==> flow/design.v (excerpt) <==
module pixel_generation(
    input clk,                               
    input reset,                             
    input video_on,                          
    input [9:0] x, y,    
    input KEY_UP, KEY_DOWN, KEY_LEFT, KEY_RIGHT,
    output reg [11:0] rgb                    
    );
For scale: ~1,800 cells after synthesis, roughly 34 flip-flops, roughly 39 I/O pins, roughly 0.012 sq mm of cells after synthesis.
clock: 6.62 ns
lec_check: 0
cap_margin: 0
cell_pad_in_sites_global_placement: 1
core_aspect_ratio: 0.52
core_margin: 5
core_utilization: 20
cts_cluster_diameter: 247
gpl_timing_driven: 0
hold_slack_margin: 0.18
max_routing_layer: met4
min_routing_layer: met1
setup_slack_margin: 1.91
slew_margin: 20
tns_end_percent: 100
run.sh (not shown) runs the stock make flow with config.mk's settings and CLKGATE_MAP_FILE=.
The starting point produced a clean layout.
Next try:
- CAP_MARGIN: 0 -> 20
- CELL_PAD_IN_SITES_GLOBAL_PLACEMENT: 1 -> unset
- CORE_ASPECT_RATIO: 0.52 -> unset
- CORE_MARGIN: 5 -> 2
- CORE_UTILIZATION: 20 -> 66
- CTS_CLUSTER_DIAMETER: 247 -> unset
- GPL_TIMING_DRIVEN: 0 -> unset
- HOLD_SLACK_MARGIN: 0.18 -> unset
- MIN_ROUTING_LAYER: met1 -> unset
- SETUP_SLACK_MARGIN: 1.91 -> unset
- TNS_END_PERCENT: 100 -> unset
- clock period: 6.62 -> 9.58 ns (I/O delays scaled with it)
=> Non-clock buffer count is lower by 239; synthesized cell count stays the same; first-iteration DRC count is higher by 39%; hold slack stays flat; wire length falls by 38%; area after synthesis does not change; final area shrinks by 25%.
Next try:
- CORE_UTILIZATION: 66 -> 50
- CTS_CLUSTER_SIZE: unset -> 23
- GPL_TIMING_DRIVEN: unset -> 1
- SETUP_SLACK_MARGIN: unset -> 1.81
- clock period: 9.58 -> 6.82 ns (I/O delays scaled with it)
Outcome: Worst setup slack improves by 0.16 ns; synthesized area stays the same; design area is higher by about a fifth; core utilization is lower by 8.8 points; sequential share of layout area is lower by 0.85 points.
Next try:
- CORE_UTILIZATION: 50 -> 66
- CTS_CLUSTER_SIZE: 23 -> unset
- GPL_TIMING_DRIVEN: 1 -> unset
- MAX_ROUTING_LAYER: met4 -> unset
- SETUP_SLACK_MARGIN: 1.81 -> unset
- clock period: 6.82 -> 8.18 ns (I/O delays scaled with it)
First-iteration DRC count grows by 4.8%.
Worst setup slack gets worse by 0.98 ns.
Core utilization rose by 9.2 points.
Cell area goes down by 13%.
Hold slack is better by 0.013 ns.
Global-route usage goes up by 6.1 points.
Clock skew barely changes.
Next try:
- CORE_UTILIZATION: 66 -> 40
- CTS_CLUSTER_SIZE: unset -> 44
- HOLD_SLACK_MARGIN: unset -> -0.01
- clock period: 8.18 -> 10.0 ns (I/O delays scaled with it)
Clock-buffer cell count came out higher by 1.
Final area came out higher by 0.89%.
Global-route usage came out lower by 18 points.
Flip-flop count is unchanged.
Core utilization came out lower by 27 points.

## job 101
pixel_generation again, from the RTL that the note above started with.
clock: 9.97 ns
lec_check: 0
cap_margin: 20
cell_pad_in_sites_detail_placement: 1
core_aspect_ratio: 1.26
core_margin: 4
core_utilization: 62
cts_cluster_diameter: 118
cts_cluster_size: 66
gpl_routability_driven: 1
hold_slack_margin: 0.28
min_routing_layer: met2
place_density_lb_addon: 0.03
setup_slack_margin: 1.78
slew_margin: 40
Job 101 got as far as global routing (5_1_grt), where a tool error ended the run.
The following lists how job 102 was set up differently from job 101:
Settings: clearing CORE_ASPECT_RATIO, which used to be 1.26; clearing PLACE_DENSITY_LB_ADDON, which used to be 0.03; clearing CELL_PAD_IN_SITES_DETAIL_PLACEMENT, which used to be 1; clearing GPL_ROUTABILITY_DRIVEN, which used to be 1; swapping 40 for 20 in SLEW_MARGIN; swapping 4 for 2 in CORE_MARGIN; clearing SETUP_SLACK_MARGIN, which used to be 1.78; swapping 118 for 177 in CTS_CLUSTER_DIAMETER; swapping 62 for 21 in CORE_UTILIZATION; clearing MIN_ROUTING_LAYER, which used to be met2; swapping 66 for 99 in CTS_CLUSTER_SIZE; clearing HOLD_SLACK_MARGIN, which used to be 0.28; swapping 9.97 for 10.0 in the clock period (ns, I/O delays scaled along).
==> comparison <==
The remaining runs in job 101 and job 102 completed every stage, whereas job 101 halted early. Job 101 got as far as global routing (5_1_grt), where a tool error ended the run. Diff job 101..job 102 | synthesized cell count | unchanged. The die height of job 102 is higher than that of job 101. Job 101 has a lower area of the placeable core than job 102.
diff inputs: job 102 => job 103
Settings: a change of CORE_UTILIZATION from 21 to 68; a deleted CTS_CLUSTER_DIAMETER that had been 177; a change of CTS_CLUSTER_SIZE from 99 to 21; a change of the clock period (ns, I/O delays scaled along) from 10.0 to 4.89.
| job 103 | all stages done | FAIL | setup timing |
Against job 102, job 103 comes in 2.38 ns lower on worst slack at placement.
Summary: with job 102 as the reference, number of global-route vias before repair in job 103 moved up by more than 10%.
The standard cells in job 103 occupy more silicon area than those in job 102 do.
For job 104, these inputs were changed with respect to job 103:
Settings: CTS_CLUSTER_DIAMETER now 222, previously not set; CORE_UTILIZATION now 72, was 68; the clock period (ns, I/O delays scaled along) now 4.84, was 4.89.
Notes after the runs:
Floorplan-stage core utilization in job 104 is 3.6 points above job 103.
global routing (5_1_grt): job 104 exited with error
Compared with job 103, job 104 shows area enclosed by the die boundary that has gone down by a few percent.
Area after synthesis: job 103 vs job 104, no meaningful difference
The number of instances in the placed design on job 104 is in line with that on job 103.
Diff job 103..job 104 | number of clock buffers inserted by TritonCTS | unchanged
Relative to job 103, the die span in y measured on job 104 has decreased by a few percent.
As far as count of input and output buffers goes, job 103 and job 104 are indistinguishable; the numbers are identical.
Changes observed in job 104 relative to job 103: post-cts gate resize count saw an increase, setup fix buffers added after clock tree synthesis lost 2.
Job 104 vs job 103 on horizontal die size: job 104 is the lower one.
Re minimum setup slack after placement: job 104 is 0.066 ns down on job 103.
